## flow/constraint.sdc

```tcl
create_clock -name core_clock -period 14.9 [get_ports {clk}]
set_input_delay 2.9800 -clock core_clock [delete_from_list [all_inputs] [get_ports {clk}]]
set_output_delay 2.9800 -clock core_clock [all_outputs]
set_load 0.01 [all_outputs]
```

## flow/design.v

```verilog
module mux2 #(parameter WIDTH = 8) (
        input  wire             sel,
        input  wire [WIDTH-1:0] a,
        input  wire [WIDTH-1:0] b, 
        output wire [WIDTH-1:0] y
    );
    assign y = (sel) ? b : a;
endmodule
module adder (
        input  wire [31:0] a,
        input  wire [31:0] b,
        output wire [31:0] y
    );
    assign y = a + b;
endmodule
module dreg # (parameter WIDTH = 32) (
        input  wire             clk,
        input  wire             rst,
        input  wire [WIDTH-1:0] d,
        output reg  [WIDTH-1:0] q
    );
    always @ (posedge clk, posedge rst) begin
        if (rst) q <= 0;
        else     q <= d;
    end
endmodule
module flopenr #(parameter WIDTH = 8)
    (
        input clk, reset, en,
        input [WIDTH-1:0] d,
        output reg [WIDTH-1:0] q
    );
    always @(posedge clk, posedge reset)
    begin
      if(reset) q<=0;
      else if(en) q<=d;
      else q<=q;
    end
endmodule
module signext (
        input  wire [15:0] a,
        output wire [31:0] y
    );
    assign y = {{16{a[15]}}, a};
endmodule
module regfile (
        input  wire        clk,
        input  wire        we,
        input  wire [4:0]  ra1,
        input  wire [4:0]  ra2,
        input  wire [4:0]  ra3,
        input  wire [4:0]  wa,
        input  wire [31:0] wd,
        output wire [31:0] rd1,
        output wire [31:0] rd2,
        output wire [31:0] rd3
    );
    reg [31:0] rf [0:31];
    always @ (posedge clk) begin
        if (we) rf[wa] <= wd;
    end
    assign rd1 = (ra1 == 0) ? 0 : rf[ra1];
    assign rd2 = (ra2 == 0) ? 0 : rf[ra2];
    assign rd3 = (ra3 == 0) ? 0 : rf[ra3];
endmodule
module alu (
        input  wire [2:0]  op,
        input  wire [31:0] a,
        input  wire [31:0] b,
        output wire        zero,
        output wire  [31:0] y,
        output wire  [31:0] y_hi
    );
    reg [63:0] y_total;
    assign {y_hi, y} = y_total;
    assign zero = (y == 0);
    always @ (op, a, b) begin
        case (op)
            3'b000: y_total = a & b;
            3'b001: y_total = a | b;
            3'b010: y_total = a + b;
            3'b011: y_total = a * b;  
            3'b100: y_total = b << a[4:0];  
            3'b101: y_total = b >> a[4:0];  
            3'b110: y_total = a - b;
            3'b111: y_total = (a < b) ? 1 : 0;
        endcase
    end
endmodule
module datapath (
        input  wire        clk,
        input  wire        rst,
        input  wire        jal,
        input  wire        branch,
        input  wire        jump,
        input  wire        reg_jump,
        input  wire        reg_dst,
        input  wire        we_reg,
        input  wire        alu_src,
        input  wire [1:0]  dm2reg,
        input  wire        we_hilo,
        input  wire        alu_out_sel,
        input  wire        hilo_sel,
        input  wire        shift_mux_sel,
        input  wire [2:0]  alu_ctrl,
        input  wire [4:0]  ra3,
        input  wire [31:0] instr,
        input  wire [31:0] rd_dm,
        output wire [31:0] pc_current,
        output wire [31:0] alu_mux_out,
        output wire [31:0] wd_dm,
        output wire [31:0] rd3,
        output wire [31:0] wd_rf,
        output wire [4:0] rf_wa
    );
    wire [4:0]  reg_addr;
    wire        pc_src;
    wire [31:0] pc_plus4;
    wire [31:0] pc_pre;
    wire [31:0] pc_next;
    wire [31:0] pc_rj_plus4;
    wire [31:0] sext_imm;
    wire [31:0] ba;
    wire [31:0] bta;
    wire [31:0] jta;
    wire [31:0] rd1_out;
    wire [31:0] alu_pa;
    wire [31:0] alu_pb;
    wire [31:0] alu_mem_out;
    wire        zero;
    wire [64-1:0] hilo_d, hilo_q;
    wire [32-1:0] hi_q, lo_q;
    wire [32-1:0] alu_out_hi;
    wire [32-1:0] hilo_mux_out;
    wire [32-1:0] alu_out;
    wire [4:0] shift_rd1_out;
    assign pc_src = branch & zero;
    assign ba = {sext_imm[29:0], 2'b00};
    assign jta = {pc_plus4[31:28], instr[25:0], 2'b00};
    dreg pc_reg (
            .clk            (clk),
            .rst            (rst),
            .d              (pc_next),
            .q              (pc_current)
        );
    adder pc_plus_4 (
            .a              (pc_current),
            .b              (32'd4),
            .y              (pc_plus4)
        );
    adder pc_plus_br (
            .a              (pc_plus4),
            .b              (ba),
            .y              (bta)
        );
    mux2 #(32) pc_reg_jmp_mux (
            .sel            (reg_jump),
            .a              (pc_plus4),
            .b              (rd1_out),
            .y              (pc_rj_plus4)
        );
    mux2 #(32) pc_src_mux (
            .sel            (pc_src),
            .a              (pc_rj_plus4),
            .b              (bta),
            .y              (pc_pre)
        );
    mux2 #(32) pc_jmp_mux (
            .sel            (jump),
            .a              (pc_pre),
            .b              (jta),
            .y              (pc_next)
        );
    mux2 #(5) rf_wa_mux (
            .sel            (reg_dst),
            .a              (instr[20:16]),
            .b              (instr[15:11]),
            .y              (reg_addr)
        );
    mux2 #(5) reg_addr_mux (
            .sel            (jal),
            .a              (reg_addr),
            .b              (5'h1F),
            .y              (rf_wa)
        );
    regfile rf (
            .clk            (clk),
            .we             (we_reg),
            .ra1            (instr[25:21]),
            .ra2            (instr[20:16]),
            .ra3            (ra3),
            .wa             (rf_wa),
            .wd             (wd_rf),
            .rd1            (rd1_out),
            .rd2            (wd_dm),
            .rd3            (rd3)
        );
    signext se (
            .a              (instr[15:0]),
            .y              (sext_imm)
        );
    mux2 #(32) alu_pb_mux (
            .sel            (alu_src),
            .a              (wd_dm),
            .b              (sext_imm),
            .y              (alu_pb)
        );
    assign alu_pa = {rd1_out[31:5], shift_rd1_out};
    mux2 #(5) shift_rd1_mux (
        .sel    (shift_mux_sel),
        .a      (rd1_out[4:0]),
        .b      (instr[10:6]),
        .y      (shift_rd1_out)
    );
    alu alu (
            .op             (alu_ctrl),
            .a              (alu_pa),
            .b              (alu_pb),
            .zero           (zero),
            .y              (alu_out),
            .y_hi           (alu_out_hi)
        );
    mux2 #(32) alu_mem_mux (
            .sel            (dm2reg),
            .a              (alu_mux_out),
            .b              (rd_dm),
            .y              (alu_mem_out)
        );
    mux2 #(32) rf_wd_mux (
            .sel            (jal),
            .a              (alu_mem_out),
            .b              (pc_plus4),
            .y              (wd_rf)
        );
    assign {hi_q, lo_q} = hilo_q;
    assign hilo_d = {alu_out_hi, alu_out};
    flopenr #(64) hilo_reg (
        .clk    (clk),
        .reset  (rst),
        .en     (we_hilo),
        .d      (hilo_d),
        .q      (hilo_q)
    );
    mux2 #(32) hilo_out_mux (
        .sel    (hilo_sel),
        .a      (lo_q),
        .b      (hi_q),
        .y    (hilo_mux_out)
    );
    mux2 #(32) alu_out_mux (
        .sel    (alu_out_sel),
        .a      (alu_out),
        .b      (hilo_mux_out),
        .y    (alu_mux_out)
    );
endmodule
module maindec (
        input  wire [5:0] opcode,
        output wire       jal,
        output wire       branch,
        output wire       jump,
        output wire       reg_dst,
        output wire       we_reg,
        output wire       alu_src,
        output wire       we_dm,
        output wire       dm2reg,
        output wire [1:0] alu_op
    );
    reg [9:0] ctrl;
    assign {jal, branch, jump, reg_dst, we_reg, alu_src, we_dm, dm2reg, alu_op} = ctrl;
    always @ (opcode) begin
        case (opcode)
            6'b00_0000: ctrl = 'b0_0_0_1_1_0_0_0_10;  
            6'b00_1000: ctrl = 'b0_0_0_0_1_1_0_0_00;  
            6'b00_0100: ctrl = 'b0_1_0_0_0_0_0_0_01;  
            6'b00_0010: ctrl = 'b0_0_1_0_0_0_0_0_00;  
            6'b00_0011: ctrl = 'b1_0_1_0_1_0_0_0_00;  
            6'b10_1011: ctrl = 'b0_0_0_0_0_1_1_0_00;  
            6'b10_0011: ctrl = 'b0_0_0_0_1_1_0_1_00;  
            default:    ctrl = 'bx_x_x_x_x_x_x_x_xx;
        endcase
    end
endmodule
module auxdec (
        input  wire [1:0] alu_op,
        input  wire [5:0] funct,
        output wire [2:0] alu_ctrl,
        output wire       hilo_sel,
        output wire       alu_out_sel,
        output wire       we_hilo,
        output wire       reg_jump,
        output wire       shift_mux_sel,
        output wire       we_reg_aux
    );
    reg [8:0] ctrl;
    assign {we_reg_aux, shift_mux_sel, reg_jump, we_hilo, alu_out_sel, hilo_sel, alu_ctrl} = ctrl;
    always @ (alu_op, funct) begin
        case (alu_op)
            2'b00: ctrl = 'b0_0_0_0_0_0_010;           
            2'b01: ctrl = 'b0_0_0_0_0_0_110;           
            default: case (funct)
                6'b10_0100: ctrl = 'b0_0_0_0_0_0_000;  
                6'b10_0101: ctrl = 'b0_0_0_0_0_0_001;  
                6'b10_0000: ctrl = 'b0_0_0_0_0_0_010;  
                6'b10_0010: ctrl = 'b0_0_0_0_0_0_110;  
                6'b10_1010: ctrl = 'b0_0_0_0_0_0_111;  
                6'b01_1001: ctrl = 'b1_0_0_1_0_0_011;  
                6'b01_0000: ctrl = 'b0_0_0_0_1_1_000;  
                6'b01_0010: ctrl = 'b0_0_0_0_1_0_000;  
                6'b00_1000: ctrl = 'b0_0_1_0_0_0_000;  
                6'b00_0000: ctrl = 'b0_1_0_0_0_0_100;  
                6'b00_0010: ctrl = 'b0_1_0_0_0_0_101;  
                default:    ctrl = 'bx_x_x_x_x_xxx;
            endcase
        endcase
    end
endmodule
module controlunit (
        input  wire [5:0]  opcode,
        input  wire [5:0]  funct,
        output wire        jal,
        output wire        branch,
        output wire        jump,
        output wire        reg_jump,
        output wire        reg_dst,
        output wire        we_reg,
        output wire        alu_src,
        output wire        we_dm,
        output wire        dm2reg,
        output wire        hilo_sel,
        output wire        alu_out_sel,
        output wire        we_hilo,
        output wire        shift_mux_sel,
        output wire [2:0]  alu_ctrl
    );
    wire [1:0] alu_op;
    wire we_reg_main, we_reg_aux;
    mux2 #(1) we_reg_mux (
            .sel            (we_reg_aux),
            .a              (we_reg_main),
            .b              (1'b0),
            .y              (we_reg)
        );
    maindec md (
        .opcode         (opcode),
        .jal            (jal),
        .branch         (branch),
        .jump           (jump),
        .reg_dst        (reg_dst),
        .we_reg         (we_reg_main),
        .alu_src        (alu_src),
        .we_dm          (we_dm),
        .dm2reg         (dm2reg),
        .alu_op         (alu_op)
    );
    auxdec ad (
        .alu_op         (alu_op),
        .funct          (funct),
        .alu_ctrl       (alu_ctrl),
        .hilo_sel       (hilo_sel),
        .alu_out_sel    (alu_out_sel),
        .we_hilo        (we_hilo),
        .reg_jump       (reg_jump),
        .shift_mux_sel  (shift_mux_sel),
        .we_reg_aux      (we_reg_aux)
    );
endmodule
module mips (
        input  wire        clk,
        input  wire        rst,
        input  wire [4:0]  ra3,
        input  wire [31:0] instr,
        input  wire [31:0] rd_dm,
        output wire        we_dm,
        output wire [31:0] pc_current,
        output wire [31:0] alu_out,
        output wire [31:0] wd_dm,
        output wire [31:0] rd3,
        output wire [31:0] wd_rf,
        output wire [4:0] rf_wa
    );
    wire       jal;
    wire       branch;
    wire       jump;
    wire       reg_jump;
    wire       reg_dst;
    wire       we_reg;
    wire       alu_src;
    wire       dm2reg;
    wire       we_hilo;
    wire       hilo_sel;
    wire       alu_out_sel;
    wire       shift_mux_sel;
    wire [2:0] alu_ctrl;
    datapath dp (
            .clk            (clk),
            .rst            (rst),
            .jal            (jal),
            .branch         (branch),
            .jump           (jump),
            .reg_jump       (reg_jump),
            .reg_dst        (reg_dst),
            .we_reg         (we_reg),
            .alu_src        (alu_src),
            .dm2reg         (dm2reg),
            .hilo_sel       (hilo_sel),
            .alu_out_sel    (alu_out_sel),
            .we_hilo        (we_hilo),
            .shift_mux_sel  (shift_mux_sel),
            .alu_ctrl       (alu_ctrl),
            .ra3            (ra3),
            .instr          (instr),
            .rd_dm          (rd_dm),
            .pc_current     (pc_current),
            .alu_mux_out    (alu_out),
            .wd_dm          (wd_dm),
            .rd3            (rd3),
            .wd_rf          (wd_rf),
            .rf_wa          (rf_wa)
        );
    controlunit cu (
            .opcode         (instr[31:26]),
            .funct          (instr[5:0]),
            .jal            (jal),
            .branch         (branch),
            .jump           (jump),
            .reg_jump       (reg_jump),
            .reg_dst        (reg_dst),
            .we_reg         (we_reg),
            .alu_src        (alu_src),
            .we_dm          (we_dm),
            .dm2reg         (dm2reg),
            .hilo_sel       (hilo_sel),
            .alu_out_sel    (alu_out_sel),
            .we_hilo        (we_hilo),
            .shift_mux_sel  (shift_mux_sel),
            .alu_ctrl       (alu_ctrl)
        );
endmodule
```

## flow/config.mk

```make
export PLATFORM = sky130hd
export DESIGN_NAME = mips
export DESIGN_NICKNAME = mips
export VERILOG_FILES = /design/flow/design.v
export SDC_FILE = /design/flow/constraint.sdc
export NUM_CORES = 4
export LEC_CHECK = 0
export CAP_MARGIN = 20
export CORE_MARGIN = 2
export CORE_UTILIZATION = 71
export CTS_CLUSTER_SIZE = 51
export PLACE_DENSITY = 0.6
export SETUP_SLACK_MARGIN = -0.93
export SLEW_MARGIN = 20
```

## flow/run.sh

```bash
#!/bin/bash
# the make line also repeats each setting of config.mk as NAME=value (left out here)
make -C /OpenROAD-flow-scripts/flow DESIGN_CONFIG=/design/flow/config.mk WORK_HOME=/design/flow/orfs CLKGATE_MAP_FILE= finish
```

==> metrics.cfg, run 1 <==
[logic_synthesis]
ys_sh_aoi=0.0756
top_logic_kind=adder cells
common_cells=edfxtp_1, inv_1, nand2_1, fa_1, mux4_2
synth.top_cell.area_share=0.299
synth_area_per_cell_um2=11.8
top_cells_by_area=edfxtp_1, fa_1, mux4_2, ha_1, mux2i_1
syn_inst=8719
ys_seq_frac=0.323
mux_share=0.215
flop_cell=edfxtp_1
synth-seq-cells=1120
yosys.area_share.adder=0.223
edf_count=1024
top_area_cell=edfxtp_1
synthSimpleGateAreaFrac=0.0893
xor_share=0.0113
floorplan.nets=10100
ys_async_sr_fraction=0.0857
synth_chip_area_mm2=0.103
synth.distinct_cells=98
ys_cells=8719
synth_area_mm2=0.103
synth_warnings=8

[clock_tree]
root_buffer=clkbuf_16
htreeDepth=3
numCtsBuffers=113
postCtsHoldBufs=0
clock-sinks=1120
clk_path_buf_depth=3

[global_routing]
grt_usage=0.950
overflow=3112

[placed_design]
placed_area_mm2=0.114
io_buffers=236
placedCellCount=11300
place_congestion=1.22
hpwl_um=364000

[floorplan]
die_h_um=384
design.core.area_mm2=0.144
fp_util=0.715
die-area_mm2=0.148
die_width_um=384
num_rows=139
ios=237

[outcome]
haltStage=global routing
error_message=[ERROR GRT-0116] Global routing finished with congestion. Check the congestion regions in the DRC Viewer.
status=aborted with a tool error

-- metrics by stage --
step            util  worst slack [ns]
3_3_place_gp   0.796             -1.79
3_5_place_dp   0.797             -1.97
4_1_cts        0.832            -0.984
2_1_floorplan      -             -1.01
-- per-layer routing --
metal / GRT overflow / track usage
met3: 428 / 0.896
met1: 407 / 0.933
met4: 841 / 0.954
met5: 79 / 0.815
met2: 1357 / 1.02
-- timing repair --
item / 4_1_cts
setup endpoints to repair: 38
setup buffers: 55
cloned: 17
gates resized: 219
pin swaps: 39
==> run 2: changes to the inputs <==
- ABC_AREA: unset -> 1
- CTS_CLUSTER_SIZE: 51 -> unset
- SETUP_SLACK_MARGIN: -0.93 -> 0.59
- clock period: 14.9 -> 4.48 ns (I/O delays scaled with it)
==> run 2 against run 1 <==
  * The flow again stops in global routing
  * Synthesized cell count increased by 60%
  * Die size grew 5.1%
  * Synthesized area grew 5.1%
==> metrics.cfg, run 2 <==
[outcome]
haltStage=global routing
status=aborted with a tool error
error_message=[ERROR GRT-0116] Global routing finished with congestion. Check the congestion regions in the DRC Viewer.

[logic_synthesis]
synth_chip_area_mm2=0.108  ; +5.1%
mux_share=0.000185  ; -0.215
xor_share=0.00576  ; -0.00558
ys_cells=14000  ; +60%
ys_seq_frac=0.307  ; -0.0158
ys_sh_aoi=0.138  ; +0.0626
top_logic_kind=simple AND/OR/NAND/NOR gates
synth_area_per_cell_um2=7.73  ; -34%
edf_count=1024  ; unchanged
synthSimpleGateAreaFrac=0.245  ; +0.156
top_area_cell=edfxtp_1
synth.top_cell.area_share=0.285  ; -0.0146
synth_warnings=8  ; unchanged
ys_async_sr_fraction=0.0857  ; unchanged
flop_cell=edfxtp_1
synth.distinct_cells=61  ; -38%
common_cells=nand2_1, nor2_1, inv_1, nand3_1, o21ai_0
syn_inst=14000  ; +60%
yosys.area_share.adder=0.212  ; -0.0109
synth.most_common_cell=nand2_1
floorplan.nets=15300  ; +52%
synth-seq-cells=1120  ; unchanged
top_cells_by_area=edfxtp_1, fa_1, nand2_1, nand3_1, o21ai_0
synth_area_mm2=0.108  ; +5.1%

[global_routing]
grt_usage=0.892
overflow=1159

[clock_tree]
htreeDepth=3  ; unchanged
clk_path_buf_depth=3  ; unchanged
clock-sinks=1120  ; unchanged
numCtsBuffers=118  ; +4.4%
root_buffer=clkbuf_16
postCtsHoldBufs=0  ; unchanged

[placed_design]
placedCellCount=17800  ; +57%
io_buffers=236  ; unchanged
place_congestion=1.34  ; +9.9%
hpwl_um=394000  ; +8.2%

[floorplan]
die_width_um=394  ; +2.5%
die_h_um=394  ; +2.5%
fp_util=0.713  ; -0.00238
num_rows=143  ; +2.9%
die-area_mm2=0.155  ; +5.1%
design.core.area_mm2=0.152  ; +5.5%
ios=237  ; unchanged

==> run 2: timing repair <==
action                                  in CTS
buffers inserted                           202
gates cloned                                39
pin swaps                                  211
hold endpoints to repair                     0
resized                                    769
endpoints found under the setup margin    1515
==> run 2: metal layers <==
layer  GRT overflow  GRT usage
met1            117      0.887
met2            502      0.980
met3            120      0.831
met4            401      0.871
met5             19      0.650
==> run 2: stage by stage <==
| step | setup slack, ns | utilization | TNS [ns] | instance area (um^2) |
|---|---|---|---|---|
| after CTS | -6.33 | 0.935 | -5329.05 | 142000 |
| after detailed placement | -7.27 | 0.874 | -6526.76 | 132000 |
| after global placement | -7.14 | 0.874 | -6301.66 | 132000 |
| after floorplan | -5.24 | - | -4629.80 | 110000 |
==> run 3: changes to the inputs <==
- ABC_AREA: 1 -> unset
- CELL_PAD_IN_SITES_GLOBAL_PLACEMENT: unset -> 3
- CORE_ASPECT_RATIO: unset -> 1.82
- CORE_MARGIN: 2 -> 7
- CORE_UTILIZATION: 71 -> 60
- CTS_CLUSTER_SIZE: unset -> 35
- GPL_ROUTABILITY_DRIVEN: unset -> 0
- GPL_TIMING_DRIVEN: unset -> 0
- HOLD_SLACK_MARGIN: unset -> 0.25
- MAX_ROUTING_LAYER: unset -> met4
- PLACE_DENSITY: 0.6 -> unset
- PLACE_DENSITY_LB_ADDON: unset -> 0.21
- SETUP_SLACK_MARGIN: 0.59 -> -0.54
- TNS_END_PERCENT: unset -> 5
- clock period: 4.48 -> 11.4 ns (I/O delays scaled with it)
==> run 3 against run 2 <==
  * The run fails in global placement without I/O
  * Synthesized area shrank 4.9%
  * Die size increased by 18%
  * Synthesized cell count shrank 38%
==> metrics.cfg, run 3 <==
[outcome]
status=aborted with a tool error
haltStage=global placement without I/O
error_message=[ERROR FLW-0024] Place density exceeds 1.0 (current PLACE_DENSITY_LB_ADDON =  0.21). Please check if the value of  PLACE_DENSITY_LB_ADDON is between 0 and 0.99.

[logic_synthesis]
syn_inst=8719  ; -38%
ys_cells=8719  ; -38%
floorplan.nets=10100  ; -34%
synth-seq-cells=1120  ; unchanged
synth_area_per_cell_um2=11.8  ; +53%
edf_count=1024  ; unchanged
ys_seq_frac=0.323  ; +0.0158
flop_cell=edfxtp_1
yosys.area_share.adder=0.223  ; +0.0109
synth_area_mm2=0.103  ; -4.9%
ys_async_sr_fraction=0.0857  ; unchanged
synth.top_cell.area_share=0.299  ; +0.0146
top_area_cell=edfxtp_1
common_cells=edfxtp_1, inv_1, nand2_1, fa_1, mux4_2
ys_sh_aoi=0.0756  ; -0.0626
mux_share=0.215  ; +0.215
top_logic_kind=adder cells
synth_warnings=8  ; unchanged
xor_share=0.0113  ; +0.00558
synthSimpleGateAreaFrac=0.0893  ; -0.156
synth.distinct_cells=98  ; +61%
synth_chip_area_mm2=0.103  ; -4.9%
top_cells_by_area=edfxtp_1, fa_1, mux4_2, ha_1, mux2i_1

[floorplan]
num_rows=204  ; +43%
die-area_mm2=0.184  ; +18%
fp_util=0.604  ; -0.108
die_h_um=572  ; +45%
design.core.area_mm2=0.170  ; +12%
die_width_um=321  ; -19%

==> run 4: changes to the inputs <==
- CELL_PAD_IN_SITES_GLOBAL_PLACEMENT: 3 -> unset
- CORE_ASPECT_RATIO: 1.82 -> 0.67
- CORE_MARGIN: 7 -> 6
- CORE_UTILIZATION: 60 -> 41
- CTS_CLUSTER_DIAMETER: unset -> 250
- CTS_CLUSTER_SIZE: 35 -> unset
- GPL_ROUTABILITY_DRIVEN: 0 -> 1
- GPL_TIMING_DRIVEN: 0 -> unset
- HOLD_SLACK_MARGIN: 0.25 -> 0.07
- MIN_ROUTING_LAYER: unset -> met1
- PLACE_DENSITY: unset -> 0.68
- PLACE_DENSITY_LB_ADDON: 0.21 -> unset
- SETUP_SLACK_MARGIN: -0.54 -> 1.0
- SLEW_MARGIN: 20 -> 30
- TNS_END_PERCENT: 5 -> 45
- clock period: 11.4 -> 22.5 ns (I/O delays scaled with it)
==> run 4 against run 3 <==
  * Now clean on timing, DRC and antenna
  * Synthesized area unchanged
  * Die size up 43%
  * Synthesized cell count unchanged
==> metrics.cfg, run 4 <==
[outcome]
status=timing/DRC/antenna clean

[logic_synthesis]
top_cells_by_area=edfxtp_1, fa_1, mux4_2, ha_1, mux2i_1
yosys.area_share.adder=0.223  ; unchanged
flop_cell=edfxtp_1
synthSimpleGateAreaFrac=0.0893  ; unchanged
ys_sh_aoi=0.0756  ; unchanged
ys_cells=8719  ; unchanged
syn_inst=8719  ; unchanged
top_logic_kind=adder cells
synth_area_mm2=0.103  ; unchanged
synth_area_per_cell_um2=11.8  ; unchanged
edf_count=1024  ; unchanged
top_area_cell=edfxtp_1
common_cells=edfxtp_1, inv_1, nand2_1, fa_1, mux4_2
synth.distinct_cells=98  ; unchanged
synth-seq-cells=1120  ; unchanged
synth_chip_area_mm2=0.103  ; unchanged
ys_seq_frac=0.323  ; unchanged
xor_share=0.0113  ; unchanged
ys_async_sr_fraction=0.0857  ; unchanged
synth.top_cell.area_share=0.299  ; unchanged
synth_warnings=8  ; unchanged
mux_share=0.215  ; unchanged
floorplan.nets=10100  ; unchanged

[cells_and_area]
fin_cells=12300
final_area_mm2=0.115
area_delta_synth_final_pct=11.6
fin_nets=10300
final_util=0.463

[route]
final_antenna_net_count=0
dr_total_vias=83200
drt_first_pass_iters=10
postRouteWirelength_um=479000
wl_per_cell_um=38.8
drc=0
viasPerCell=6.74
first_iter_violations=14700

[setup_path]
crit_buf_inv=10
reg2reg_slack_ns=9.69
critical_path_required_ns=18.00
cp.depth=39
path_max_fanout=20
cp_slowest_stage_delay_ns=0.64
cp-startpoint=instr[29]
endpoint_kind=primary output
rr_worst_depth=35
reg2reg_from=dp.rf.rf[31][3]$_DFFE_PP_
cp-start-kind=input port
reg2reg_to=dp.pc_reg.q[21]$_DFF_PP0_
crit_type=in -> out
cp.arrival_ns=16.85
cp_top_family=adder cells
crit_slowest_cell=clkdlybuf4s50_1
cpMostUsedCell=fa_1
setup.worst_path.end=wd_rf[29]

[floorplan]
die-area_mm2=0.263  ; +43%
die_h_um=422  ; -26%
ios=237
design.core.area_mm2=0.248  ; +46%
fp_util=0.415  ; -0.189
num_rows=149  ; -27%
die_width_um=624  ; +94%

[job]
warnings=94
drv_cap=0

[timing]
period_used_share=0.949
finalSetupViolations=0
tightest_slew_ns=1.20
fin_crit_ns=21.35
timing_hold_violations_final=0
fmax_mhz=46.8
hold-worst-slack_ns=0.475
setup-tns-final_ns=0
rsz0062_at_grt=false
drv_slew=0
slew_headroom=0.200
skew_ns=0.0616

[placed_design]
place_congestion=1.13
hpwl_um=350000
placed_area_mm2=0.111
io_buffers=236
placedCellCount=12100

[global_routing]
overflow=0
antenna_found_initial=34
grt_max_degree=125
grt_pass1_vias=81200
grt_pass1_wl_um=658000
grt_usage=0.366

[clock_tree]
clock-sinks=1120
postCtsHoldBufs=0
htreeDepth=3
root_buffer=clkbuf_16
clk_path_buf_depth=3
clkLatencyLatePin_ns=0.79
tritoncts=done
numCtsBuffers=111
path_clk_slew_ns=0.05

[hold_path]
hold_path_class=reg -> reg
min_to=dp.hilo_reg.q[41]$_DFFE_PP0P_
hold_path_depth=2
hold_start=dp.hilo_reg.q[41]$_DFFE_PP0P_

run 4: final cells by class:
type,instances,area (um^2)
multi-input combinational,5949,63900
clock inverter,67,733
antenna,41,103
tap,3322,4160
clock buffer,134,2890
fill,22300,133000
inverter,1053,3980
timing repair buffer,659,5780
sequential,1120,33200
run 4: timing repair:
action                                 4_1_cts  5_1_grt
endpoints found under the hold margin        0        0
buffers inserted                             0        6
setup endpoints to repair                    0        6
gates resized                                0       18
run 4: metrics by stage:
| step | setup WS, ns |
|---|---|
| global route | 1.02 |
| CTS | 1.11 |
| detailed placement | 1.14 |
| global placement | 0.775 |
| floorplan | 1.28 |
| finish | 1.15 |
run 4: metal layers:
layer | GRT usage | up-vias | wire, um
met5 | - | - | 0
met4 | 0.203 | 0 | 35200
met3 | 0.180 | 1401 | 88800
met2 | 0.445 | 7888 | 178000
met1 | 0.486 | 42300 | 177000
li1 | - | 31600 | -
==> run 5: changes to the inputs <==
- CORE_ASPECT_RATIO: 0.67 -> unset
- CORE_MARGIN: 6 -> 2
- CORE_UTILIZATION: 41 -> 21
- CTS_CLUSTER_DIAMETER: 250 -> unset
- GPL_ROUTABILITY_DRIVEN: 1 -> unset
- HOLD_SLACK_MARGIN: 0.07 -> unset
- MAX_ROUTING_LAYER: met4 -> unset
- MIN_ROUTING_LAYER: met1 -> unset
- PLACE_DENSITY: 0.68 -> 0.6
- SLEW_MARGIN: 30 -> 20
- TNS_END_PERCENT: 45 -> unset
- clock period: 22.5 -> 25.5 ns (I/O delays scaled with it)
==> run 5 against run 4 <==
  * Still clean on timing, DRC and antenna
  * Clock skew grew 0.046 ns
  * Register-to-register slack gained 2.1 ns
  * Critical endpoint unchanged
  * Non-clock buffer count shrank 75
  * Synthesized cell count is the same
  * Synthesized area is the same
  * First-iteration DRC count shrank 17%
==> metrics.cfg, run 5 <==
[outcome]
status=timing/DRC/antenna clean

[timing]
finalSetupViolations=0  ; unchanged
setup-tns-final_ns=0  ; unchanged
drv_slew=0  ; unchanged
period_used_share=0.949  ; about the same
fin_crit_ns=24.20
skew_ns=0.107  ; +0.0457 ns
fmax_mhz=41.3
tightest_slew_ns=1.25  ; +0.0567 ns
slew_headroom=0.165  ; -0.0351
rsz0062_at_grt=false
timing_hold_violations_final=0  ; unchanged

[setup_path]
crit_slowest_cell=nor2_4
path_max_fanout=33  ; +65%
endpoint_kind=primary output
reg2reg_from=dp.rf.rf[28][2]$_DFFE_PP_
cp.arrival_ns=19.10  ; +2.25 ns
cpMostUsedCell=fa_1
cp.depth=40  ; +2.6%
cp_top_family=adder cells
critical_path_required_ns=20.40  ; +2.40 ns
cp-start-kind=input port
reg2reg_to=dp.pc_reg.q[11]$_DFF_PP0_
crit_type=in -> out
crit_buf_inv=11  ; +1
reg2reg_slack_ns=11.81  ; +2.12 ns
rr_worst_depth=41  ; +17%
cp-startpoint=instr[18]
cp_slowest_stage_delay_ns=0.81  ; +0.17 ns
setup.worst_path.end=wd_rf[29]

[route]
dr_total_vias=81000  ; -2.7%
drc=0  ; unchanged
wl_per_cell_um=31.1  ; -20%
first_iter_violations=12100  ; -17%
final_antenna_net_count=0  ; unchanged
drt_first_pass_iters=9  ; -1
postRouteWirelength_um=479000  ; about the same
viasPerCell=5.26  ; -22%

[logic_synthesis]
top_cells_by_area=edfxtp_1, fa_1, mux4_2, ha_1, mux2i_1
flop_cell=edfxtp_1
common_cells=edfxtp_1, inv_1, nand2_1, fa_1, mux4_2
ys_async_sr_fraction=0.0857  ; unchanged
yosys.area_share.adder=0.223  ; unchanged
ys_sh_aoi=0.0756  ; unchanged
xor_share=0.0113  ; unchanged
synth_area_mm2=0.103  ; unchanged
ys_cells=8719  ; unchanged
synth.top_cell.area_share=0.299  ; unchanged
top_area_cell=edfxtp_1
floorplan.nets=10100  ; unchanged
ys_seq_frac=0.323  ; unchanged
synth.distinct_cells=98  ; unchanged
edf_count=1024  ; unchanged
synthSimpleGateAreaFrac=0.0893  ; unchanged
synth_warnings=8  ; unchanged
synth_chip_area_mm2=0.103  ; unchanged
syn_inst=8719  ; unchanged
synth_area_per_cell_um2=11.8  ; unchanged
mux_share=0.215  ; unchanged
top_logic_kind=adder cells
synth-seq-cells=1120  ; unchanged

[hold_path]
hold_path_class=reg -> reg
hold_start=dp.hilo_reg.q[38]$_DFFE_PP0P_
min_to=dp.hilo_reg.q[38]$_DFFE_PP0P_
hold_path_depth=2  ; unchanged

[placed_design]
hpwl_um=351000  ; +0.45%
place_congestion=1.06  ; -6.4%
io_buffers=236  ; unchanged

[clock_tree]
postCtsSetupBuffers=0  ; unchanged
htreeDepth=3  ; unchanged
numCtsBuffers=119  ; +7.2%
root_buffer=clkbuf_16
path_clk_slew_ns=0.06  ; about the same
tritoncts=done
postCtsHoldBufs=0  ; unchanged
clkLatencyLatePin_ns=0.86  ; +0.07 ns
ctsResizeCount=0  ; unchanged
clock-sinks=1120  ; unchanged
clk_path_buf_depth=3  ; unchanged

[floorplan]
design.core.area_mm2=0.487  ; +97%
fp_util=0.211  ; -0.204
die_h_um=703  ; +67%
die-area_mm2=0.495  ; +88%
die_width_um=703  ; +13%
num_rows=256  ; +72%
ios=237  ; unchanged

[cells_and_area]
area_delta_synth_final_pct=15.1
fin_nets=10200  ; -0.65%

[global_routing]
grt_pass1_vias=79400  ; -2.2%
grt_usage=0.188  ; -0.178
grt_max_degree=116  ; -7.2%
grt_pass1_wl_um=653000  ; -0.79%
overflow=0  ; unchanged
antenna_found_initial=51  ; +50%

[job]
warnings=97  ; +3.2%
drv_cap=0  ; unchanged

-- run 5: cell type report --
type,count,area (um^2)
fill,51000,368000
multi-input combinational,5949,63900
sequential,1120,33200
tap,6450,8070
timing repair buffer,584,5100
inverter,1053,3960
clock buffer,134,3030
clock inverter,91,1010
antenna,17,42.5
-- run 5: metrics by stage --
| stage | area (um^2) | util | std cells | hold WS (ns) | setup WS, ns |
|---|---|---|---|---|---|
| floorplan | 103000 | - | 8719 | 0.440 | 3.08 |
| global placement | 114000 | 0.235 | 15200 | 0.459 | 1.39 |
| detailed placement | 114000 | 0.235 | 15200 | 0.465 | 1.40 |
| CTS | 118000 | 0.243 | 15400 | 0.480 | 1.36 |
| global route | 118000 | 0.243 | 15400 | 0.494 | 1.13 |
| finish | 118000 | 0.243 | 15400 | 0.479 | 1.30 |
-- run 5: metal layers --
| layer | track usage | wire length [um] | share of wire |
|---|---|---|---|
| met5 | 0 | 282 | 0.00059 |
| met2 | 0.272 | 199000 | 0.42 |
| met1 | 0.231 | 171000 | 0.36 |
| met3 | 0.0929 | 79400 | 0.17 |
| met4 | 0.0942 | 29200 | 0.061 |
==> run 6: changes to the inputs <==
- CORE_UTILIZATION: 21 -> 66
- CTS_CLUSTER_DIAMETER: unset -> 130
- SETUP_SLACK_MARGIN: 1.0 -> -1.11
- clock period: 25.5 -> 14.9 ns (I/O delays scaled with it)
==> run 6 against run 5 <==
  * Synthesized area is the same
  * The run now fails in global routing
  * Die size shrank 68%
  * Synthesized cell count is the same
==> metrics.cfg, run 6 <==
[outcome]
status=aborted with a tool error
haltStage=global routing
error_message=[ERROR GRT-0116] Global routing finished with congestion. Check the congestion regions in the DRC Viewer.

[logic_synthesis]
ys_async_sr_fraction=0.0857  ; unchanged
top_area_cell=edfxtp_1
synth_area_per_cell_um2=11.8  ; unchanged
synth_warnings=8  ; unchanged
ys_sh_aoi=0.0756  ; unchanged
synth_chip_area_mm2=0.103  ; unchanged
synth_area_mm2=0.103  ; unchanged
top_cells_by_area=edfxtp_1, fa_1, mux4_2, ha_1, mux2i_1
ys_cells=8719  ; unchanged
edf_count=1024  ; unchanged
synth-seq-cells=1120  ; unchanged
mux_share=0.215  ; unchanged
syn_inst=8719  ; unchanged
synth.top_cell.area_share=0.299  ; unchanged
yosys.area_share.adder=0.223  ; unchanged
synthSimpleGateAreaFrac=0.0893  ; unchanged
flop_cell=edfxtp_1
floorplan.nets=10100  ; unchanged
synth.distinct_cells=98  ; unchanged
ys_seq_frac=0.323  ; unchanged
common_cells=edfxtp_1, inv_1, nand2_1, fa_1, mux4_2
xor_share=0.0113  ; unchanged
top_logic_kind=adder cells

[floorplan]
die_width_um=399  ; -43%
die_h_um=399  ; -43%
fp_util=0.665  ; +0.454
design.core.area_mm2=0.154  ; -68%
num_rows=144  ; -44%
ios=237  ; unchanged
die-area_mm2=0.159  ; -68%

[clock_tree]
root_buffer=clkbuf_16
numCtsBuffers=116  ; -2.5%
clk_path_buf_depth=3  ; unchanged
postCtsHoldBufs=0  ; unchanged
clock-sinks=1120  ; unchanged
htreeDepth=3  ; unchanged

[global_routing]
grt_usage=0.914
overflow=2406

[placed_design]
io_buffers=236  ; unchanged
post-place-ws_ns=-2.36  ; -3.76 ns
hpwl_um=376000  ; +7.1%
place_congestion=1.16  ; +9.1%

## run 6: stage by stage
stage / instance area [um^2] / util / instances / setup TNS (ns)
floorplan: 103000 / - / 8719 / -22.56
global placement: 115000 / 0.745 / 11500 / -59.18
detailed placement: 115000 / 0.745 / 11500 / -81.10
CTS: 120000 / 0.780 / 11800 / -63.13
## run 6: repair_timing
action                                  4_1_cts
endpoints found under the hold margin         0
buffers inserted                             77
endpoints found under the setup margin       38
gates cloned                                 25
pin swaps                                    35
gates resized                               197
## run 6: layer usage
layer  GRT overflow  track usage
met1            334        0.903
met2            981        0.995
met3            338        0.850
met4            710        0.911
met5             43        0.726
==> run 7: changes to the inputs <==
- ABC_AREA: unset -> 1
- CORE_UTILIZATION: 66 -> 72
- CTS_CLUSTER_DIAMETER: 130 -> 351
- CTS_CLUSTER_SIZE: unset -> 95
- PLACE_DENSITY: 0.6 -> 0.38
- SETUP_SLACK_MARGIN: -1.11 -> 1.0
- TNS_END_PERCENT: unset -> 10
- clock period: 14.9 -> 11.6 ns (I/O delays scaled with it)
==> run 7 against run 6 <==
  * The flow again stops in global routing
  * Synthesized area grew 5.1%
  * Synthesized cell count increased by 60%
  * Die size fell by 3.6%
==> metrics.cfg, run 7 <==
[outcome]
status=aborted with a tool error
haltStage=global routing
error_message=[ERROR GRT-0232] Routing congestion too high. Check the congestion heatmap in the GUI.

[clock_tree]
clock-sinks=1120  ; unchanged
postCtsHoldBufs=0  ; unchanged
clk_path_buf_depth=3  ; unchanged
numCtsBuffers=15  ; -87%
root_buffer=clkbuf_16
htreeDepth=1  ; -2

[logic_synthesis]
synth_chip_area_mm2=0.108  ; +5.1%
synth_area_mm2=0.108  ; +5.1%
ys_seq_frac=0.307  ; -0.0158
common_cells=nand2_1, nor2_1, inv_1, nand3_1, o21ai_0
mux_share=0.000185  ; -0.215
synth_area_per_cell_um2=7.73  ; -34%
flop_cell=edfxtp_1
synth.top_cell.area_share=0.285  ; -0.0146
synth.distinct_cells=61  ; -38%
top_area_cell=edfxtp_1
edf_count=1024  ; unchanged
synth-seq-cells=1120  ; unchanged
xor_share=0.00576  ; -0.00558
ys_async_sr_fraction=0.0857  ; unchanged
synth_warnings=8  ; unchanged
ys_sh_aoi=0.138  ; +0.0626
syn_inst=14000  ; +60%
top_logic_kind=simple AND/OR/NAND/NOR gates
synth.most_common_cell=nand2_1
synthSimpleGateAreaFrac=0.245  ; +0.156
floorplan.nets=15300  ; +52%
top_cells_by_area=edfxtp_1, fa_1, nand2_1, nand3_1, o21ai_0
yosys.area_share.adder=0.212  ; -0.0109
ys_cells=14000  ; +60%

[floorplan]
die-area_mm2=0.153  ; -3.6%
num_rows=142  ; -1.4%
die_width_um=391  ; -1.8%
fp_util=0.723  ; +0.0576
die_h_um=391  ; -1.8%
ios=237  ; unchanged
design.core.area_mm2=0.149  ; -3.2%

[placed_design]
place_congestion=1.34  ; +16%
hpwl_um=363000  ; -3.6%
io_buffers=236  ; unchanged

[global_routing]
grt_usage=0.735
overflow=5

==> run 7: routing by layer <==
layer / global-route usage / GRT overflow
met3: 0.587 / 0
met4: 0.666 / 1
met5: 0.322 / 0
met1: 0.777 / 3
met2: 0.873 / 1
==> run 7: repair_timing <==
action | CTS
cloned | 19
endpoints found under the setup margin | 814
setup buffers | 66
pin swaps | 100
resized | 298
==> run 7: through the flow <==
| stage | instance area (um^2) | worst slack (ns) | std cells |
|---|---|---|---|
| after floorplan | 110000 | -0.972 | 14000 |
| after global placement | 123000 | -2.67 | 16700 |
| after detailed placement | 123000 | -2.79 | 16700 |
| after CTS | 126000 | -1.99 | 16800 |
==> run 8: changes to the inputs <==
- ABC_AREA: 1 -> unset
- CAP_MARGIN: 20 -> 10
- CTS_CLUSTER_DIAMETER: 351 -> 28
- CTS_CLUSTER_SIZE: 95 -> 23
- MAX_ROUTING_LAYER: unset -> met4
- PLACE_DENSITY: 0.38 -> 0.66
- SETUP_SLACK_MARGIN: 1.0 -> 1.95
- TNS_END_PERCENT: 10 -> 5
- clock period: 11.6 -> 12.5 ns (I/O delays scaled with it)
==> run 8 against run 7 <==
  * The flow again stops in global routing
  * Synthesized cell count down 38%
  * Synthesized area down 4.9%
  * Die size down 4.8%
==> metrics.cfg, run 8 <==
[outcome]
status=aborted with a tool error
haltStage=global routing
error_message=[ERROR GRT-0116] Global routing finished with congestion. Check the congestion regions in the DRC Viewer.

[clock_tree]
numCtsBuffers=236  ; +221
htreeDepth=4  ; +3
clock-sinks=1120  ; unchanged
postCtsHoldBufs=0  ; unchanged
clk_path_buf_depth=3  ; unchanged
root_buffer=clkbuf_16

[placed_design]
hpwl_um=346000  ; -4.5%
placedCellCount=11500  ; -31%
io_buffers=236  ; unchanged
place_congestion=1.31  ; -2.4%

[logic_synthesis]
synth.top_cell.area_share=0.299  ; +0.0146
top_logic_kind=adder cells
top_area_cell=edfxtp_1
ys_async_sr_fraction=0.0857  ; unchanged
synth_chip_area_mm2=0.103  ; -4.9%
common_cells=edfxtp_1, inv_1, nand2_1, fa_1, mux4_2
synth.distinct_cells=98  ; +61%
flop_cell=edfxtp_1
ys_seq_frac=0.323  ; +0.0158
synth_area_per_cell_um2=11.8  ; +53%
edf_count=1024  ; unchanged
top_cells_by_area=edfxtp_1, fa_1, mux4_2, ha_1, mux2i_1
ys_cells=8719  ; -38%
synthSimpleGateAreaFrac=0.0893  ; -0.156
floorplan.nets=10100  ; -34%
mux_share=0.215  ; +0.215
syn_inst=8719  ; -38%
xor_share=0.0113  ; +0.00558
synth_area_mm2=0.103  ; -4.9%
ys_sh_aoi=0.0756  ; -0.0626
synth-seq-cells=1120  ; unchanged
yosys.area_share.adder=0.223  ; +0.0109
synth_warnings=8  ; unchanged

[floorplan]
die_width_um=382  ; -2.5%
ios=237  ; unchanged
die_h_um=382  ; -2.5%
fp_util=0.726  ; +0.00269
die-area_mm2=0.146  ; -4.8%
design.core.area_mm2=0.142  ; -5.2%
num_rows=138  ; -2.8%

[global_routing]
overflow=11500
grt_usage=1.07

run 8: per-stage QoR:
| step | area (um^2) | utilization | setup slack (ns) | hold WS (ns) | setup TNS [ns] |
|---|---|---|---|---|---|
| CTS | 129000 | 0.911 | -2.19 | 0.478 | -86.46 |
| floorplan | 104000 | - | -2.00 | 0.440 | -67.64 |
| detailed placement | 117000 | 0.824 | -3.13 | 0.463 | -381.32 |
| global placement | 117000 | 0.824 | -2.92 | 0.458 | -250.18 |
run 8: timing repair:
action / 4_1_cts
endpoints found under the hold margin: 0
buffers inserted: 132
pin swaps: 134
gates cloned: 19
endpoints found under the setup margin: 938
gates resized: 701
run 8: metal layers:
layer  GRT overflow  GRT usage
met1           2064       1.01
met2           5722       1.18
met3           1789      0.995
met4           1914       1.07
met5              -          -
==> run 9: changes to the inputs <==
- CTS_CLUSTER_DIAMETER: 28 -> unset
- MAX_ROUTING_LAYER: met4 -> unset
- PLACE_DENSITY: 0.66 -> 0.6
- SETUP_SLACK_MARGIN: 1.95 -> 1.87
- TNS_END_PERCENT: 5 -> unset
==> run 9 against run 8 <==
  * The run again fails in global routing
  * Synthesized cell count stayed put
  * Synthesized area did not move
  * Die size unchanged
==> metrics.cfg, run 9 <==
[logic_synthesis]
edf_count=1024  ; unchanged
synth_area_mm2=0.103  ; unchanged
top_area_cell=edfxtp_1
top_logic_kind=adder cells
synth_chip_area_mm2=0.103  ; unchanged
ys_seq_frac=0.323  ; unchanged
ys_async_sr_fraction=0.0857  ; unchanged
ys_sh_aoi=0.0756  ; unchanged
yosys.area_share.adder=0.223  ; unchanged
synth_warnings=8  ; unchanged
floorplan.nets=10100  ; unchanged
mux_share=0.215  ; unchanged
synth-seq-cells=1120  ; unchanged
xor_share=0.0113  ; unchanged
common_cells=edfxtp_1, inv_1, nand2_1, fa_1, mux4_2
synthSimpleGateAreaFrac=0.0893  ; unchanged
synth.top_cell.area_share=0.299  ; unchanged
ys_cells=8719  ; unchanged
synth.distinct_cells=98  ; unchanged
synth_area_per_cell_um2=11.8  ; unchanged
flop_cell=edfxtp_1
syn_inst=8719  ; unchanged
top_cells_by_area=edfxtp_1, fa_1, mux4_2, ha_1, mux2i_1

[floorplan]
die_width_um=382  ; unchanged
fp_util=0.726  ; unchanged
ios=237  ; unchanged
die_h_um=382  ; unchanged
die-area_mm2=0.146  ; unchanged
design.core.area_mm2=0.142  ; unchanged
num_rows=138  ; unchanged

[placed_design]
hpwl_um=367000  ; +6.0%
io_buffers=236  ; unchanged
place_congestion=1.24  ; -5.5%
placed_area_mm2=0.117  ; about the same

[outcome]
error_message=[ERROR GRT-0116] Global routing finished with congestion. Check the congestion regions in the DRC Viewer.
status=aborted with a tool error
haltStage=global routing

[clock_tree]
root_buffer=clkbuf_16
numCtsBuffers=114  ; -52%
htreeDepth=3  ; -1
clk_path_buf_depth=3  ; unchanged
clock-sinks=1120  ; unchanged

[global_routing]
overflow=7117
grt_usage=1.01

run 9: what timing repair did:
item,in CTS
cloned,17
setup buffers,159
hold buffers,0
setup endpoints to repair,906
pin swaps,130
resized,781
run 9: per-stage QoR:
stage           util  setup TNS (ns)  worst slack [ns]  cells
2_1_floorplan      -          -64.56             -2.00   8719
4_1_cts        0.881          -81.81             -2.32  11900
3_3_place_gp   0.824         -275.57             -3.02  11500
3_5_place_dp   0.824         -494.00             -3.26  11500
run 9: routing by layer:
layer,overflow,global-route usage
met1,905,0.969
met2,3368,1.09
met3,937,0.947
met4,1762,1.05
met5,145,0.867
==> run 10: changes to the inputs <==
- CAP_MARGIN: 10 -> 20
- CELL_PAD_IN_SITES_GLOBAL_PLACEMENT: unset -> 1
- CORE_ASPECT_RATIO: unset -> 1.12
- CORE_UTILIZATION: 72 -> 63
- CTS_CLUSTER_SIZE: 23 -> unset
- GPL_TIMING_DRIVEN: unset -> 1
- MAX_ROUTING_LAYER: unset -> met4
- SETUP_SLACK_MARGIN: 1.87 -> 2.58
- SLEW_MARGIN: 20 -> 25
- TNS_END_PERCENT: unset -> 100
- clock period: 12.5 -> 15.2 ns (I/O delays scaled with it)
==> run 10 against run 9 <==
  * The run again fails in global routing
  * Synthesized cell count stayed put
  * Die size rose by 14%
  * Synthesized area unchanged
==> metrics.cfg, run 10 <==
[logic_synthesis]
synth_area_mm2=0.103  ; unchanged
ys_seq_frac=0.323  ; unchanged
top_cells_by_area=edfxtp_1, fa_1, mux4_2, ha_1, mux2i_1
flop_cell=edfxtp_1
synth_chip_area_mm2=0.103  ; unchanged
top_logic_kind=adder cells
synth.top_cell.area_share=0.299  ; unchanged
synth.distinct_cells=98  ; unchanged
xor_share=0.0113  ; unchanged
floorplan.nets=10100  ; unchanged
mux_share=0.215  ; unchanged
top_area_cell=edfxtp_1
ys_async_sr_fraction=0.0857  ; unchanged
edf_count=1024  ; unchanged
synth_warnings=8  ; unchanged
synthSimpleGateAreaFrac=0.0893  ; unchanged
yosys.area_share.adder=0.223  ; unchanged
synth_area_per_cell_um2=11.8  ; unchanged
common_cells=edfxtp_1, inv_1, nand2_1, fa_1, mux4_2
ys_cells=8719  ; unchanged
syn_inst=8719  ; unchanged
synth-seq-cells=1120  ; unchanged
ys_sh_aoi=0.0756  ; unchanged

[floorplan]
fp_util=0.636  ; -0.0899
num_rows=156  ; +13%
die_h_um=431  ; +13%
die_width_um=386  ; +1.0%
design.core.area_mm2=0.162  ; +14%
die-area_mm2=0.166  ; +14%
ios=237  ; unchanged

[outcome]
status=aborted with a tool error
haltStage=global routing
error_message=[ERROR GRT-0232] Routing congestion too high. Check the congestion heatmap in the GUI.

[global_routing]
overflow=118
grt_usage=0.807

[clock_tree]
htreeDepth=3  ; unchanged
root_buffer=clkbuf_16
clk_path_buf_depth=3  ; unchanged
clock-sinks=1120  ; unchanged
numCtsBuffers=112  ; -1.8%

[placed_design]
place_congestion=1.14  ; -8.3%
io_buffers=236  ; unchanged
hpwl_um=331000  ; -9.9%

[run 10: what timing repair did]
| action | CTS |
|---|---|
| cloned | 8 |
| hold endpoints to repair | 0 |
| pin swaps | 112 |
| resized | 517 |
| setup buffers | 119 |
| setup endpoints to repair | 536 |
| hold buffers | 0 |
[run 10: through the flow]
step                      std cells  instance area (um^2)  worst slack, ns
after floorplan                8719                104000           -0.384
after global placement        11500                115000            -1.49
after detailed placement      11500                115000            -1.61
after CTS                     11900                122000           -0.700
[run 10: layer usage]
metal	track usage	GRT overflow
met1	0.799	9
met2	0.921	58
met3	0.699	14
met4	0.750	37
met5	-	-
==> run 11: changes to the inputs <==
- CAP_MARGIN: 20 -> 35
- CELL_PAD_IN_SITES_GLOBAL_PLACEMENT: 1 -> 0
- CORE_ASPECT_RATIO: 1.12 -> 0.5
- CORE_UTILIZATION: 63 -> 72
- CTS_CLUSTER_DIAMETER: unset -> 280
- CTS_CLUSTER_SIZE: unset -> 49
- GPL_TIMING_DRIVEN: 1 -> 0
- HOLD_SLACK_MARGIN: unset -> 0.23
- PLACE_DENSITY: 0.6 -> 0.92
- SETUP_SLACK_MARGIN: 2.58 -> -1.42
- TNS_END_PERCENT: 100 -> 5
==> run 11 against run 10 <==
  * Synthesized cell count unchanged
  * Synthesized area unchanged
  * Die size decreased by 12%
  * The run fails in detailed placement
==> metrics.cfg, run 11 <==
[logic_synthesis]
floorplan.nets=10100  ; unchanged
synth_area_per_cell_um2=11.8  ; unchanged
ys_cells=8719  ; unchanged
flop_cell=edfxtp_1
edf_count=1024  ; unchanged
ys_async_sr_fraction=0.0857  ; unchanged
ys_seq_frac=0.323  ; unchanged
mux_share=0.215  ; unchanged
yosys.area_share.adder=0.223  ; unchanged
xor_share=0.0113  ; unchanged
synth.top_cell.area_share=0.299  ; unchanged
synth_area_mm2=0.103  ; unchanged
ys_sh_aoi=0.0756  ; unchanged
top_area_cell=edfxtp_1
synth_chip_area_mm2=0.103  ; unchanged
common_cells=edfxtp_1, inv_1, nand2_1, fa_1, mux4_2
top_cells_by_area=edfxtp_1, fa_1, mux4_2, ha_1, mux2i_1
synth_warnings=8  ; unchanged
synth.distinct_cells=98  ; unchanged
top_logic_kind=adder cells
syn_inst=8719  ; unchanged
synth-seq-cells=1120  ; unchanged
synthSimpleGateAreaFrac=0.0893  ; unchanged

[floorplan]
design.core.area_mm2=0.141  ; -13%
die_width_um=538  ; +40%
die-area_mm2=0.146  ; -12%
num_rows=97  ; -38%
ios=237  ; unchanged
die_h_um=271  ; -37%
fp_util=0.730  ; +0.0941

[outcome]
status=aborted with a tool error
haltStage=detailed placement
error_message=[ERROR DPL-0033] detailed placement checks failed during check placement.

[placed_design]
place_congestion=1.30  ; +14%
io_buffers=227  ; -3.8%

run 11: metrics by stage:
| stage | worst slack (ns) | hold WS, ns | TNS [ns] |
|---|---|---|---|
| after global placement | -10.89 | 0.453 | -5876.23 |
| after floorplan | -1.61 | 0.440 | -34.94 |
==> run 12: changes to the inputs <==
- CAP_MARGIN: 35 -> 20
- CELL_PAD_IN_SITES_GLOBAL_PLACEMENT: 0 -> unset
- CORE_ASPECT_RATIO: 0.5 -> unset
- CTS_CLUSTER_DIAMETER: 280 -> 319
- CTS_CLUSTER_SIZE: 49 -> 95
- GPL_TIMING_DRIVEN: 0 -> unset
- HOLD_SLACK_MARGIN: 0.23 -> unset
- MAX_ROUTING_LAYER: met4 -> unset
- PLACE_DENSITY: 0.92 -> 0.6
- SETUP_SLACK_MARGIN: -1.42 -> 1.0
- SLEW_MARGIN: 25 -> 20
- TNS_END_PERCENT: 5 -> unset
- clock period: 15.2 -> 9.35 ns (I/O delays scaled with it)
==> run 12 against run 11 <==
  * Synthesized area is the same
  * Synthesized cell count stayed put
  * Die size decreased by 0.13%
  * The run fails in global routing
==> metrics.cfg, run 12 <==
[global_routing]
overflow=4995
grt_usage=0.976

[logic_synthesis]
flop_cell=edfxtp_1
common_cells=edfxtp_1, inv_1, nand2_1, fa_1, mux4_2
syn_inst=8719  ; unchanged
ys_sh_aoi=0.0756  ; unchanged
yosys.area_share.adder=0.223  ; unchanged
synth-seq-cells=1120  ; unchanged
mux_share=0.215  ; unchanged
top_logic_kind=adder cells
edf_count=1024  ; unchanged
synth_chip_area_mm2=0.103  ; unchanged
synth_warnings=8  ; unchanged
top_area_cell=edfxtp_1
ys_seq_frac=0.323  ; unchanged
floorplan.nets=10100  ; unchanged
synth_area_mm2=0.103  ; unchanged
synthSimpleGateAreaFrac=0.0893  ; unchanged
ys_async_sr_fraction=0.0857  ; unchanged
top_cells_by_area=edfxtp_1, fa_1, mux4_2, ha_1, mux2i_1
xor_share=0.0113  ; unchanged
synth.top_cell.area_share=0.299  ; unchanged
ys_cells=8719  ; unchanged
synth_area_per_cell_um2=11.8  ; unchanged
synth.distinct_cells=98  ; unchanged

[clock_tree]
clk_path_buf_depth=3
htreeDepth=1
clock-sinks=1120
numCtsBuffers=17
root_buffer=clkbuf_16

[floorplan]
die_h_um=382  ; +41%
ios=237  ; unchanged
design.core.area_mm2=0.142  ; +0.57%
die-area_mm2=0.146  ; -0.13%
die_width_um=382  ; -29%
fp_util=0.726  ; -0.00413
num_rows=138  ; +42%

[outcome]
status=aborted with a tool error
error_message=[ERROR GRT-0116] Global routing finished with congestion. Check the congestion regions in the DRC Viewer.
haltStage=global routing

[placed_design]
hpwl_um=378000
placed_area_mm2=0.121
io_buffers=236  ; +4.0%
place_congestion=1.27  ; -2.3%

## run 12: metal layers
metal / track usage / GRT overflow
met1: 0.946 / 460
met2: 1.06 / 2487
met3: 0.905 / 582
met4: 1.01 / 1381
met5: 0.829 / 85
## run 12: stage by stage
stage	std cells	TNS, ns	worst slack, ns
4_1_cts	12400	-1272.96	-3.90
3_5_place_dp	12200	-2808.65	-5.26
3_3_place_gp	12200	-2462.52	-4.88
2_1_floorplan	8719	-1797.31	-3.89
## run 12: timing repair
action / 4_1_cts
hold endpoints to repair: 0
setup buffers: 151
pin swaps: 210
endpoints found under the setup margin: 1078
resized: 767
gates cloned: 19
hold buffers: 0
==> run 13: changes to the inputs <==
- CELL_PAD_IN_SITES_GLOBAL_PLACEMENT: unset -> 1
- CORE_ASPECT_RATIO: unset -> 1.12
- CORE_UTILIZATION: 72 -> 61
- CTS_CLUSTER_DIAMETER: 319 -> unset
- CTS_CLUSTER_SIZE: 95 -> unset
- GPL_TIMING_DRIVEN: unset -> 1
- MAX_ROUTING_LAYER: unset -> met4
- PLACE_DENSITY: 0.6 -> 0.62
- SETUP_SLACK_MARGIN: 1.0 -> 2.58
- SLEW_MARGIN: 20 -> 25
- TNS_END_PERCENT: unset -> 5
- clock period: 9.35 -> 10.6 ns (I/O delays scaled with it)
==> run 13 against run 12 <==
  * The run again fails in global routing
  * Synthesized area did not move
  * Die size rose by 18%
  * Synthesized cell count did not move
==> metrics.cfg, run 13 <==
[clock_tree]
root_buffer=clkbuf_16
numCtsBuffers=113  ; +96
clock-sinks=1120  ; unchanged
htreeDepth=3  ; +2
clk_path_buf_depth=3  ; unchanged
postCtsHoldBufs=0  ; unchanged

[logic_synthesis]
flop_cell=edfxtp_1
top_logic_kind=adder cells
xor_share=0.0113  ; unchanged
synth_chip_area_mm2=0.103  ; unchanged
top_area_cell=edfxtp_1
edf_count=1024  ; unchanged
floorplan.nets=10100  ; unchanged
syn_inst=8719  ; unchanged
synth.distinct_cells=98  ; unchanged
synth-seq-cells=1120  ; unchanged
top_cells_by_area=edfxtp_1, fa_1, mux4_2, ha_1, mux2i_1
ys_seq_frac=0.323  ; unchanged
ys_sh_aoi=0.0756  ; unchanged
synth_warnings=8  ; unchanged
synth_area_per_cell_um2=11.8  ; unchanged
ys_async_sr_fraction=0.0857  ; unchanged
synth.top_cell.area_share=0.299  ; unchanged
common_cells=edfxtp_1, inv_1, nand2_1, fa_1, mux4_2
synth_area_mm2=0.103  ; unchanged
synthSimpleGateAreaFrac=0.0893  ; unchanged
mux_share=0.215  ; unchanged
ys_cells=8719  ; unchanged
yosys.area_share.adder=0.223  ; unchanged

[floorplan]
ios=237  ; unchanged
die_h_um=438  ; +15%
design.core.area_mm2=0.168  ; +18%
die-area_mm2=0.172  ; +18%
fp_util=0.613  ; -0.112
num_rows=159  ; +15%
die_width_um=392  ; +2.6%

[outcome]
error_message=[ERROR GRT-0232] Routing congestion too high. Check the congestion heatmap in the GUI.
haltStage=global routing
status=aborted with a tool error

[global_routing]
overflow=6
grt_usage=0.756

[placed_design]
hpwl_um=339000  ; -10%
place_congestion=1.19  ; -6.3%
io_buffers=236  ; unchanged

-- run 13: metrics by stage --
step	cells	instance area, um^2	setup WS, ns
CTS	12700	128000	-3.20
detailed placement	12300	120000	-4.16
global placement	12300	120000	-4.14
floorplan	8719	104000	-3.14
-- run 13: repair_timing --
action | 4_1_cts
hold endpoints to repair | 0
pin swaps | 155
buffers inserted | 157
cloned | 16
endpoints found under the setup margin | 1156
gates resized | 540
-- run 13: metal layers --
layer / track usage / overflow
met5: - / -
met4: 0.745 / 6
met3: 0.607 / 0
met2: 0.896 / 0
met1: 0.735 / 0
==> run 14: changes to the inputs <==
- CORE_UTILIZATION: 61 -> 56
- PLACE_DENSITY: 0.62 -> unset
- PLACE_DENSITY_LB_ADDON: unset -> 0.21
- clock period: 10.6 -> 15.2 ns (I/O delays scaled with it)
==> run 14 against run 13 <==
  * Now fails the layout checks on negative setup slack
  * Synthesized area is the same
  * Synthesized cell count unchanged
  * Die size up 8.8%
==> metrics.cfg, run 14 <==
[outcome]
status=failed layout checks
checkFailReasons=negative setup slack

[clock_tree]
root_buffer=clkbuf_16
path_clk_slew_ns=0.06
clkLatencyLatePin_ns=0.86
clk_path_buf_depth=3  ; unchanged
numCtsBuffers=114  ; +0.88%
postCtsHoldBufs=0  ; unchanged
htreeDepth=3  ; unchanged
clock-sinks=1120  ; unchanged
tritoncts=done

[setup_path]
cp.depth=43
crit_slowest_cell=or4_4
cpMostUsedCell=fa_1
reg2reg_to=dp.hilo_reg.q[31]$_DFFE_PP0P_
cp_slowest_stage_delay_ns=0.59
crit_type=in -> out
endpoint_kind=primary output
rr_worst_depth=75
cp-startpoint=instr[17]
critical_path_required_ns=12.16
crit_buf_inv=13
reg2reg_slack_ns=1.28
cp.arrival_ns=13.20
cp_top_family=adder cells
setup.worst_path.end=wd_rf[31]
reg2reg_from=dp.rf.rf[24][3]$_DFFE_PP_
cp-start-kind=input port
path_max_fanout=11

[cells_and_area]
final_area_mm2=0.125
fillers=13000
final_util=0.684
fin_nets=11100
area_delta_synth_final_pct=21.5

[placed_design]
place_congestion=1.11  ; -6.9%
hpwl_um=342000  ; +0.81%
io_buffers=236  ; unchanged
placed_area_mm2=0.116  ; -3.4%

[hold_path]
hold_path_class=reg -> reg
min_to=dp.hilo_reg.q[16]$_DFFE_PP0P_
hold_path_depth=2
hold_start=dp.hilo_reg.q[16]$_DFFE_PP0P_

[logic_synthesis]
syn_inst=8719  ; unchanged
synth_area_mm2=0.103  ; unchanged
synth.top_cell.area_share=0.299  ; unchanged
synthSimpleGateAreaFrac=0.0893  ; unchanged
synth-seq-cells=1120  ; unchanged
top_logic_kind=adder cells
ys_sh_aoi=0.0756  ; unchanged
synth_area_per_cell_um2=11.8  ; unchanged
ys_async_sr_fraction=0.0857  ; unchanged
mux_share=0.215  ; unchanged
flop_cell=edfxtp_1
xor_share=0.0113  ; unchanged
top_area_cell=edfxtp_1
synth_chip_area_mm2=0.103  ; unchanged
yosys.area_share.adder=0.223  ; unchanged
ys_seq_frac=0.323  ; unchanged
synth.distinct_cells=98  ; unchanged
common_cells=edfxtp_1, inv_1, nand2_1, fa_1, mux4_2
edf_count=1024  ; unchanged
synth_warnings=8  ; unchanged
floorplan.nets=10100  ; unchanged
top_cells_by_area=edfxtp_1, fa_1, mux4_2, ha_1, mux2i_1
ys_cells=8719  ; unchanged

[global_routing]
grt_max_degree=110
antenna_found_initial=32
grt_usage=0.530
overflow=0
grt_pass1_vias=89500
grt_pass1_wl_um=669000

[timing]
drv_slew=0
slew_headroom=0.170
tightest_slew_ns=1.24
timing_hold_violations_final=0
fin_crit_ns=16.24
period_used_share=1.07
rsz0062_at_grt=true
finalWorstSetupSlack_ns=-1.04
finalSetupViolations=37
skew_ns=0.0726
fmax_mhz=61.6

[floorplan]
ios=237  ; unchanged
fp_util=0.563  ; -0.0506
die_width_um=409  ; +4.3%
die-area_mm2=0.187  ; +8.8%
die_h_um=457  ; +4.3%
design.core.area_mm2=0.183  ; +9.0%
num_rows=166  ; +4.4%

[route]
postRouteWirelength_um=485000
first_iter_violations=12600
final_antenna_net_count=0
wl_per_cell_um=39.2
drt_first_pass_iters=7
viasPerCell=7.11
drc=0
dr_total_vias=87900

[job]
drv_cap=0
warnings=99

-- run 14: final cells by class --
cell class	count	area, um^2	area share
inverters	1053	4080	0.0326
clock buffers	138	2960	0.0237
well taps	2436	3050	0.0244
repair inverters	1	6.26	0.0000501
clock inverters	75	752	0.00602
repair buffers	1547	14800	0.118
diodes	55	138	0.00110
multi-input cells	5949	66000	0.528
flip-flops and latches	1120	33200	0.265
-- run 14: what timing repair did --
action | 4_1_cts | 5_1_grt
buffers inserted | 105 | 81
endpoints found under the setup margin | 505 | 297
pin swaps | 97 | 188
resized | 422 | 316
cloned | 12 | 3
-- run 14: through the flow --
step	setup TNS, ns	setup slack (ns)	cells	hold WS, ns
CTS	-15.34	-0.757	12200	0.477
floorplan	-1.02	-0.384	8719	0.440
finish	-18.24	-1.04	12400	0.477
global placement	-46.18	-1.96	11900	0.455
global route	-23.81	-1.17	12400	0.498
detailed placement	-48.34	-2.00	11900	0.462
-- run 14: layer usage --
metal / up-vias / wire, um / GRT usage
li1: 33500 / - / -
met1: 43600 / 150000 / 0.588
met2: 8098 / 209000 / 0.760
met3: 2751 / 71500 / 0.200
met4: 0 / 54300 / 0.438
met5: - / 0 / -
